## labyrinth_car
module labyrinth_car
(
	input  		 clk	,
	input  		 rst	,	 
	input  		 echoR,
	input  		 echoL,
	input  		 echoM,
	output 		 trigR,	 
	output 		 trigL,
	output 		 trigM,
	output 		 Tx	,
	output [3:0] motors_PWM,
	output 		 led,
	output 		 buzzer
);
wire [ 7:0] dataTransmit;
wire 			TxEnable 	;
wire [11:0] distanceR	;
wire [11:0] distanceL	;
wire [11:0] distanceM	;
wire 			endR 			;
wire 			endL			;
wire 			endM			;
wire [27:0]	duty			;
UART_Tx UART_Transmitter(
	.i_Clock(clk)        	,
	.i_Reset(rst)        	,
	.i_TX_DV(TxEnable)     	,
	.i_TX_Byte(dataTransmit),
	.o_TX_Serial(Tx) 		,
	.o_TX_Done()
);
algoritamKretanja AK
(
	.clk(clk)		,
	.rst(rst)		,
	.USR(distanceR),
	.USL(distanceL),
	.USM(distanceM),
	.endR(endR)		,
	.endL(endL)		,
	.endM(endM)		,
	.TxEnable(TxEnable)	,
	.TxData(dataTransmit),
	.duty(duty),
	.led(led),
	.buzzer(buzzer)
);
hcsr04 UltrasonicR
(
	.clk(clk)		,
	.rst(rst)		,
	.echoPin(echoR),
	.trigPin(trigR),
	.o_distance(distanceR),
	.M_end(endR)
);
hcsr04 UltrasonicL
(
	.clk(clk)		,
	.rst(rst)		,
	.echoPin(echoL),
  ...
Settings: LEC_CHECK=0, ABC_AREA=1, CAP_MARGIN=35, CELL_PAD_IN_SITES_DETAIL_PLACEMENT=2, CELL_PAD_IN_SITES_GLOBAL_PLACEMENT=2, CORE_ASPECT_RATIO=0.6, CORE_MARGIN=7, CORE_UTILIZATION=50, GPL_ROUTABILITY_DRIVEN=1, GPL_TIMING_DRIVEN=1, PLACE_DENSITY_LB_ADDON=0.25, SLEW_MARGIN=40; clock period 10.0 ns.
run.sh (not shown) runs the stock make flow with config.mk's settings and CLKGATE_MAP_FILE=.
The first run aborted during 3_1_place_gp_skip_io (FLW-0024).
Then changed:
Settings changed: CAP_MARGIN 35 to 25, CELL_PAD_IN_SITES_DETAIL_PLACEMENT 2 to 1, CORE_ASPECT_RATIO 0.6 to 0.87, CORE_UTILIZATION 50 to 40, GPL_ROUTABILITY_DRIVEN 1 to 0, GPL_TIMING_DRIVEN 1 to 0, SLEW_MARGIN 40 to 20.
The changed run ran to the end with no violations.
Die size increases by 23%.
Area after synthesis does not change.
Synthesized cell count is unchanged.
Then changed:
Settings changed: CAP_MARGIN 25 to 10, CELL_PAD_IN_SITES_DETAIL_PLACEMENT 1 to not set, CELL_PAD_IN_SITES_GLOBAL_PLACEMENT 2 to not set, CORE_ASPECT_RATIO 0.87 to 0.79, CORE_MARGIN 7 to 10, MAX_ROUTING_LAYER set to met4, PLACE_DENSITY_LB_ADDON 0.25 to not set.
Die size went up by 5.1%.
Final area barely changes.
Setup slack got worse by 0.11 ns.
Cell count hardly moves.
Worst hold slack got worse by 0.011 ns.
Then changed:
Settings changed: ABC_AREA 1 to not set, CAP_MARGIN 10 to 20, CORE_ASPECT_RATIO 0.79 to not set, CORE_MARGIN 10 to 2, CORE_UTILIZATION 40 to 70, GPL_ROUTABILITY_DRIVEN 0 to not set, GPL_TIMING_DRIVEN 0 to not set, MAX_ROUTING_LAYER met4 to not set.
Clock period 10.0 ns to 5.16 ns, I/O delays scaled along.
What happened: Die size is lower by 50%. Worst setup slack gets worse by 4.8 ns. Final cell count is lower by about 22%. Design area is lower by about 4%. Clock skew is lower by 0.011 ns. Maximum frequency is higher by about 1.2%. Sequential share of layout area is higher by 1.2 points.

---

labyrinth_car again, from the RTL that the note above started with.
Settings: LEC_CHECK=0, ABC_AREA=0, CAP_MARGIN=10, CORE_ASPECT_RATIO=0.79, CORE_MARGIN=10, CORE_UTILIZATION=49, GPL_ROUTABILITY_DRIVEN=1, GPL_TIMING_DRIVEN=1, MAX_ROUTING_LAYER=met4, SLEW_MARGIN=20; clock period 10.0 ns.
The first run passed the timing, design-rule and antenna checks.
==> next run, changes <==
- ABC_AREA: 0 -> unset
- CAP_MARGIN: 10 -> 20
- CORE_ASPECT_RATIO: 0.79 -> unset
- CORE_MARGIN: 10 -> 2
- CORE_UTILIZATION: 49 -> 72
- GPL_ROUTABILITY_DRIVEN: 1 -> unset
- GPL_TIMING_DRIVEN: 1 -> unset
- MAX_ROUTING_LAYER: met4 -> unset
- clock period: 10.0 -> 5.16 ns (I/O delays scaled with it)
Core utilization came out higher by 26 points; wire length went down by 1.5%; hold slack is better by 4.3 ps; power went up by 110%; critical path depth goes up by 2; first-iteration DRC count grows by 37%; area after synthesis stays the same; register-to-register slack is worse by 4700 ps; final cell count came out lower by 5.5%; die area drops by 41%.
==> next run, changes <==
- CTS_CLUSTER_SIZE: unset -> 25
- SETUP_SLACK_MARGIN: unset -> 0.71
- clock period: 5.16 -> 6.74 ns (I/O delays scaled with it)
Result: Cell area went down by 0.89%. Clock skew hardly moves. Global-route usage decreases by 0.54 points. Routed wire length drops by 2.1%. Die area stays the same.
==> next run, changes <==
- ABC_AREA: unset -> 1
- CTS_CLUSTER_SIZE: 25 -> 95
- SETUP_SLACK_MARGIN: 0.71 -> unset
- clock period: 6.74 -> 3.25 ns (I/O delays scaled with it)
Result:
- Now the flow ran to the end with violations: setup timing
- core utilization went up by 5.4 points
- sequential power went up by 110%
- global-route usage went up by 4.8 points
- first-iteration DRC count went up by 18%
- clock power went up by 100%
- sequential cell count stays the same
- worst hold slack improves by 20 ps
- power went up by 110%
- worst setup slack degrades by 2800 ps
- synthesized cell count went up by 17%
- wire length went up by 16%

---

run 1:
labyrinth_car again, from the RTL that the note above started with.
Settings: LEC_CHECK=0, ABC_AREA=1, CAP_MARGIN=20, CORE_ASPECT_RATIO=0.9, CORE_MARGIN=2, CORE_UTILIZATION=72, CTS_CLUSTER_DIAMETER=202, GPL_ROUTABILITY_DRIVEN=0, PLACE_DENSITY_LB_ADDON=0.14, SETUP_SLACK_MARGIN=0.63, SLEW_MARGIN=20; clock period 3.78 ns.
Run 1 -> stages 100% | layout checks FAIL | setup timing
For run 2, these inputs were changed with respect to run 1:
Settings: clearing CTS_CLUSTER_DIAMETER, which used to be 202; clearing GPL_ROUTABILITY_DRIVEN, which used to be 0; clearing ABC_AREA, which used to be 1; clearing PLACE_DENSITY_LB_ADDON, which used to be 0.14; clearing SETUP_SLACK_MARGIN, which used to be 0.63; clearing CORE_ASPECT_RATIO, which used to be 0.9; swapping 3.78 for 8.07 in the clock period (ns, I/O delays scaled along).
## What came out
Relative to run 1, the number of clock buffers inserted by TritonCTS measured on run 2 has increased by a few percent.
Est. power | run 2 vs run 1 | run 2 lower
Run 2 vs run 1, final hold slack went up by 0.0034 ns.
Going from run 1 to run 2, non-clock buffer contribution to total cell area shrinks by 3.0 points.
Run 2 vs run 1 — sequential cell area fraction in the yosys report rose 0.22 points.
Run 2 reports a lower sequential share of power than run 1 does.
Having completed the whole flow, run 2 delivered a layout that passed the timing, design-rule and antenna checks.
Run 1 has a higher cell count than run 2.
When run 2 is set beside run 1, its synthesis-to-layout area growth turns out to be 5.5 points smaller.
Taking run 1 as 1.0, run 2 lands at 0.868 on net count of the mapped netlist.
Looking at met1 track utilization from global routing across run 1 and run 2, the one that comes out lower is run 2.
Run 2 against run 1; die area is down slightly.
> inputs changed (run 2 -> run 3)
Settings: CORE_UTILIZATION now 55, was 72; the clock period (ns, I/O delays scaled along) now 5.06, was 8.07.
[summary]
Every stage of the flow completed for run 3, and the final layout passed the timing, design-rule and antenna checks.
Run 3 against run 2: detailed-route via count saw a decrease; die outline area saw an increase; wire length saw an increase.
Run 2 → run 3: number of placed instances with taps included has increased, peak fanout along the critical path -1.
Going from run 2 to run 3, final worst hold slack grows by 0.010 ns.
STATUS leakage power total: run 3 loses against run 2
There was hardly any difference in post-synthesis chip area from yosys between run 2 and run 3.
On run 3: worst setup margin is 2.78 ns lower than what run 2 gave.
On run 3: portion of the clock cycle consumed by the worst path in the final layout is 33 points higher than what run 2 gave.
## Diff of input files: run 4 against run 3
Settings: CORE_UTILIZATION: 55 -> 40; the clock period (ns, I/O delays scaled along): 5.06 -> 10.0.
Results
Compared with run 3, horizontal die dimension in run 4 increased by more than 10%.
Switching component of the power, run 4 and run 3: larger value in run 3
Total detailed-routing wirelength: lower on run 3
Tally of filler cells in the layout grows by more than a quarter when moving from run 3 to run 4.
Run 3 -> run 4: sequential cell count delta 0, exact match
Run 4 and run 3 ended up with roughly the same number of top-level pins.
Combinational share of power essentially unchanged between run 3 and run 4.
Detailed route wirelength on metal2 in run 4 is 910 um higher than in run 3
Run 4 vs. run 3: core footprint grew by 37%; total power of the final layout lower.
[inputs] run 5 vs run 4
Settings: CORE_MARGIN now 7, was 2; GPL_TIMING_DRIVEN now 0, previously not set; CAP_MARGIN now 35, was 20; PLACE_DENSITY_LB_ADDON now 0.25, previously not set; CORE_ASPECT_RATIO now 0.87, previously not set; ABC_AREA now 1, previously not set; CELL_PAD_IN_SITES_GLOBAL_PLACEMENT now 2, previously not set; CORE_UTILIZATION now 50, was 40; CELL_PAD_IN_SITES_DETAIL_PLACEMENT now 1, previously not set; GPL_ROUTABILITY_DRIVEN now 1, previously not set.
--- outcome ---
Run 5 did not finish; a tool error ended it in global placement without I/O (3_1_place_gp_skip_io).
The basic-gate share of the synthesized area counting and, or, nand and nor cells of run 5 is higher than that of run 4.
Of run 5 and run 4, run 5 shows the higher initial cell density of the core, with run 4 below it.
[compare] base=run 4 new=run 5: area fraction in xor and xnor cells down 1.2 points, synthesized instance count shows an increase of 17%, die area -11%.
Compared with run 4, in run 5 count of state elements after synthesis held steady, share of synthesized cell area in full adder, half adder and majority cells held steady.
The die width number comes out higher for run 5 vs run 4.
Comparing run 5 and run 4, post-synthesis chip area from yosys is lower on run 4.

---

## alpha
labyrinth_car again, from the RTL that the note above started with.
clock: 4.07 ns
lec_check: 0
abc_area: 1
cap_margin: 20
cell_pad_in_sites_detail_placement: 0
core_margin: 2
core_utilization: 72
cts_cluster_diameter: 38
cts_cluster_size: 26
gpl_routability_driven: 1
min_routing_layer: met1
place_density_lb_addon: 0.13
setup_slack_margin: 1.23
slew_margin: 10
The flow for alpha finished, though final verification flagged negative setup slack.
Changes in beta relative to alpha:
-- flow/config.mk --
<<< alpha, line 13
export CTS_CLUSTER_DIAMETER = 38
>>> beta, line 13
export CTS_CLUSTER_DIAMETER = 235
==> flow/constraint.sdc <==
create_clock -name core_clock -period 4.35 [get_ports {clk}]
set_input_delay 0.8700 -clock core_clock [delete_from_list [all_inputs] [get_ports {clk}]]
set_output_delay 0.8700 -clock core_clock [all_outputs]
set_load 0.01 [all_outputs]
Findings:
Re all-layer global routing usage: beta and alpha aren't equal, and the lower value belongs to beta.
As far as number of stages on the worst hold path goes, beta and alpha are indistinguishable; the numbers are identical.
Sort beta and alpha by wire length after detailed routing, ascending, and beta comes first.
Lower instance count after placement with tap cells included goes to beta over alpha.
beta reports a higher sequential share of layout area than alpha does.
Critical path depth (lower): beta
STATUS run=beta STAGES=ALL_DONE FINAL_CHECKS=FAILED CAUSE=negative setup slack
The highest attainable clock frequency of beta exceeds that of alpha by about 11%.
Compared with alpha, beta shows a total routed wire length on the met1 layer that is 8.6% lower.
The following lists how gamma was set up differently from beta:
-- flow/config.mk --
<<< beta, line 10
export CELL_PAD_IN_SITES_DETAIL_PLACEMENT = 0
>>> gamma, line 10
<<< beta, line 13
export CTS_CLUSTER_DIAMETER = 235
export CTS_CLUSTER_SIZE = 26
export GPL_ROUTABILITY_DRIVEN = 1
export MIN_ROUTING_LAYER = met1
export PLACE_DENSITY_LB_ADDON = 0.13
export SETUP_SLACK_MARGIN = 1.23
export SLEW_MARGIN = 10
>>> gamma, line 12
export GPL_ROUTABILITY_DRIVEN = 0
export PLACE_DENSITY_LB_ADDON = 0.11
export SLEW_MARGIN = 20
==> flow/constraint.sdc <==
create_clock -name core_clock -period 3.87 [get_ports {clk}]
set_input_delay 0.7740 -clock core_clock [delete_from_list [all_inputs] [get_ports {clk}]]
set_output_delay 0.7740 -clock core_clock [all_outputs]
set_load 0.01 [all_outputs]
### Flow results
- The flow completed for beta, but it is not clean: the layout still shows negative setup slack.
- Final checks on gamma, whose flow otherwise completed, came back failing, citing negative setup slack.
- On post-cts sizing count, the lower figure sits with gamma, not beta.
- Delta (gamma minus beta): final design area excluding fillers picked up an extra 6.1%; worst hold margin lost 0.030 ns; met3 usage in global routing picked up an extra 2.2 points.
- gamma vs. beta: sequential share of layout area went down, overall power went up, utilization went up, combinational fraction of design power went down, detailed-routing wirelength on met1 went up.
diff inputs: gamma => delta
-- flow/config.mk --
<<< gamma, line 8
export ABC_AREA = 1
>>> delta, line 8
<<< gamma, line 11
export CORE_UTILIZATION = 72
export GPL_ROUTABILITY_DRIVEN = 0
export PLACE_DENSITY_LB_ADDON = 0.11
>>> delta, line 10
export CORE_UTILIZATION = 67
==> flow/constraint.sdc <==
create_clock -name core_clock -period 6.74 [get_ports {clk}]
set_input_delay 1.3480 -clock core_clock [delete_from_list [all_inputs] [get_ports {clk}]]
set_output_delay 1.3480 -clock core_clock [all_outputs]
set_load 0.01 [all_outputs]
## What came out
delta | stages: all done | timing, DRC, antenna: all pass. Going from gamma to delta, measured slew at the worst slew-check pin increased 0.036 ns, final area decreased 6.0%, final hold slack increased 0.021 ns, clock distribution area overhead in the final layout increased 0.27 points, count of nets after finishing decreased 549. Stage delay of the slowest cell on the critical path in delta vs gamma: up 0.02 ns.

---

Starting RTL as in the previous note.
clock: 3.96 ns
lec_check: 0
abc_area: 1
cap_margin: 20
core_margin: 2
core_utilization: 71
cts_cluster_size: 15
place_density_lb_addon: 0.11
setup_slack_margin: 1.17
slew_margin: 20
The baseline finished but fails on negative setup slack.
Then changed:
==> flow/config.mk (replaced) <==
export PLATFORM = sky130hd
export DESIGN_NAME = labyrinth_car
export DESIGN_NICKNAME = labyrinth_car
export VERILOG_FILES = /design/flow/design.v
export SDC_FILE = /design/flow/constraint.sdc
export NUM_CORES = 4
export LEC_CHECK = 0
export CAP_MARGIN = 20
export CORE_MARGIN = 2
export CORE_UTILIZATION = 72
export PLACE_DENSITY = 0.92
export SLEW_MARGIN = 20
==> flow/constraint.sdc (replaced) <==
create_clock -name core_clock -period 8.06 [get_ports {clk}]
set_input_delay 1.6120 -clock core_clock [delete_from_list [all_inputs] [get_ports {clk}]]
set_output_delay 1.6120 -clock core_clock [all_outputs]
set_load 0.01 [all_outputs]
After rerunning: Now the flow ran to the end with no violations; worst setup slack improved by 3.6 ns; critical path depth rose by 2; total power goes down by 51%; global-route usage drops by 2.1 points; area after synthesis shrinks by 0.70%; worst hold slack barely changes.
Then changed:
--- a/flow/config.mk
+++ b/flow/config.mk
@@ -9,4 +9,3 @@
 export CORE_MARGIN = 2
-export CORE_UTILIZATION = 72
-export PLACE_DENSITY = 0.92
+export CORE_UTILIZATION = 40
 export SLEW_MARGIN = 20
==> flow/constraint.sdc (replaced) <==
create_clock -name core_clock -period 5.06 [get_ports {clk}]
set_input_delay 1.0120 -clock core_clock [delete_from_list [all_inputs] [get_ports {clk}]]
set_output_delay 1.0120 -clock core_clock [all_outputs]
set_load 0.01 [all_outputs]
Outcome:
- The changed run completed with no timing, DRC or antenna violations
- synthesized cell count is unchanged
- power grows by 56%
- area after synthesis does not change
- cell count went up by 11%
- sequential power rises by 60%

---

== job 101 ==
labyrinth_car again, from the RTL that the note above started with.
Design labyrinth_car, start of the top module:
module labyrinth_car
(
	input  		 clk	,
	input  		 rst	,	 
	input  		 echoR,
	input  		 echoL,
	input  		 echoM,
	output 		 trigR,	 
	output 		 trigL,
	output 		 trigM,
	output 		 Tx	,
	output [3:0] motors_PWM,
	output 		 led,
	output 		 buzzer
);
Settings: LEC_CHECK=0, CAP_MARGIN=20, CELL_PAD_IN_SITES_DETAIL_PLACEMENT=1, CORE_ASPECT_RATIO=1.57, CORE_MARGIN=4, CORE_UTILIZATION=23, CTS_CLUSTER_SIZE=26, GPL_ROUTABILITY_DRIVEN=1, GPL_TIMING_DRIVEN=0, MIN_ROUTING_LAYER=met2, PLACE_DENSITY_LB_ADDON=0.14, SETUP_SLACK_MARGIN=-0.4, SLEW_MARGIN=10; clock period 5.43 ns.
diff inputs: job 101 => job 102
- CORE_ASPECT_RATIO: 1.57 -> unset
- CORE_UTILIZATION: 23 -> 72
- CELL_PAD_IN_SITES_DETAIL_PLACEMENT: 1 -> 0
- SETUP_SLACK_MARGIN: -0.4 -> 1.23
- GPL_TIMING_DRIVEN: 0 -> unset
- PLACE_DENSITY_LB_ADDON: 0.14 -> 0.13
- MIN_ROUTING_LAYER: met2 -> met1
- the clock period (ns, I/O delays scaled along): 5.43 -> 4.35
[summary]
- Job 102 had finished all stages when the layout checks came back failing, citing negative setup slack.
- Compared with job 101, job 102 shows a higher worst hold slack.
- Compared with job 101, job 102 shows pin count of the biggest net entering global routing higher by 84.
- Actual transition at the worst max-transition pin: job 102 lower than job 101
- In the flow results for job 101 and job 102, the setup TNS is larger on job 101.
For job 103, these inputs were changed with respect to job 102:
- changing CORE_MARGIN from 4 to 2
- changing SLEW_MARGIN from 10 to 20
- changing SETUP_SLACK_MARGIN from 1.23 to 0.64
- removing GPL_ROUTABILITY_DRIVEN (formerly 1)
- removing CELL_PAD_IN_SITES_DETAIL_PLACEMENT (formerly 0)
- removing MIN_ROUTING_LAYER (formerly met1)
- removing CTS_CLUSTER_SIZE (formerly 26)
- removing PLACE_DENSITY_LB_ADDON (formerly 0.13)
- changing the clock period (ns, I/O delays scaled along) from 4.35 to 4.46
Share of the core filled by cells before placement, job 103 and job 102: lower on job 102. Measured against job 103, the clock-buffer cell count of job 102 comes out at 1.07 times the reference value. From job 102 to job 103 the numbers moved as follows: highest cell delay on the worst timing path ~0 delta; area growth from synthesis to final layout -1.6 points. The higher flop share of the area came out of job 103. Taking job 102 as the reference point, the total global-route track usage of job 103 falls by 0.30 points. Delta (job 103 minus job 102): worst slack on hold paths went down 20 ps; relative slew slack went up 3.1 points. STATUS run=job 103 STAGES=ALL_DONE FINAL_CHECKS=FAILED CAUSE=negative setup slack.
Inputs modified between job 103 and job 104:
- setting PLACE_DENSITY_LB_ADDON to 0.14 for the first time
- setting GPL_ROUTABILITY_DRIVEN to 0 for the first time
- setting ABC_AREA to 1 for the first time
- changing SETUP_SLACK_MARGIN from 0.64 to 1.27
- setting CORE_ASPECT_RATIO to 0.9 for the first time
- setting CTS_CLUSTER_DIAMETER to 181 for the first time
Findings:
Relative to job 103, the wire length of the first global-routing pass measured on job 104 has increased by a few percent. Utilization down 0.33 points in job 104 wrt job 103. Job 104 against job 103: post-synth area from yosys stat +about 0.7%; flip-flop count now sits at about the same level; sequential power stayed essentially flat. Between job 104 and job 103, the area fraction in full adders, half adders and majority gates figures differ only marginally. For the part of the total power dissipated in the clock network, job 104 came in 1.5 points lower than job 103 did. Job 104 completed end to end; final checks failed (negative setup slack). Comparing job 104 and job 103, combinational power is lower on job 103. For the number of cell instances after yosys synthesis, job 104 came in 406 higher than job 103 did. Looking only at multiplexer share of the synthesized area, and setting everything else aside, the lower value of job 104 and job 103 goes to job 104. | synthesized cell area | job 104 vs job 103 | 0.71% higher |.
Input-level comparison between job 105 and job 104:
- a change of PLACE_DENSITY_LB_ADDON from 0.14 to 0.03
- a change of CTS_CLUSTER_DIAMETER from 181 to 202
- a change of SETUP_SLACK_MARGIN from 1.27 to -0.35
- a change of the clock period (ns, I/O delays scaled along) from 4.46 to 3.6
Notes after the runs:
Job 105: flow complete, layout not clean; failing: negative setup slack. Job 105 supports a higher top clock frequency than job 104. Detailed-routing wirelength on met1: job 105 vs job 104 up about 3.3%. The area added between synthesis and finish in job 105 was higher than what job 104 gave. Comparing the two runs side by side, job 105 comes out behind job 104 on worst setup slack. Final period demand of the worst path on job 105 is down relative to job 104. Job 105 vs job 104, final critical-path share of the clock period went up by 23 points. Job 105 vs. job 104: final standard cell area without fillers increased by 600 um2 relative to the old numbers; count of non-filler cells in the finished layout went up; signal arrival time at the worst endpoint now sits at about the same level; first-iteration DRC count went down 231. Comparing the two runs side by side, job 105 comes out behind job 104 on register-to-register slack.
Power is estimated from default activity; no workload was simulated.
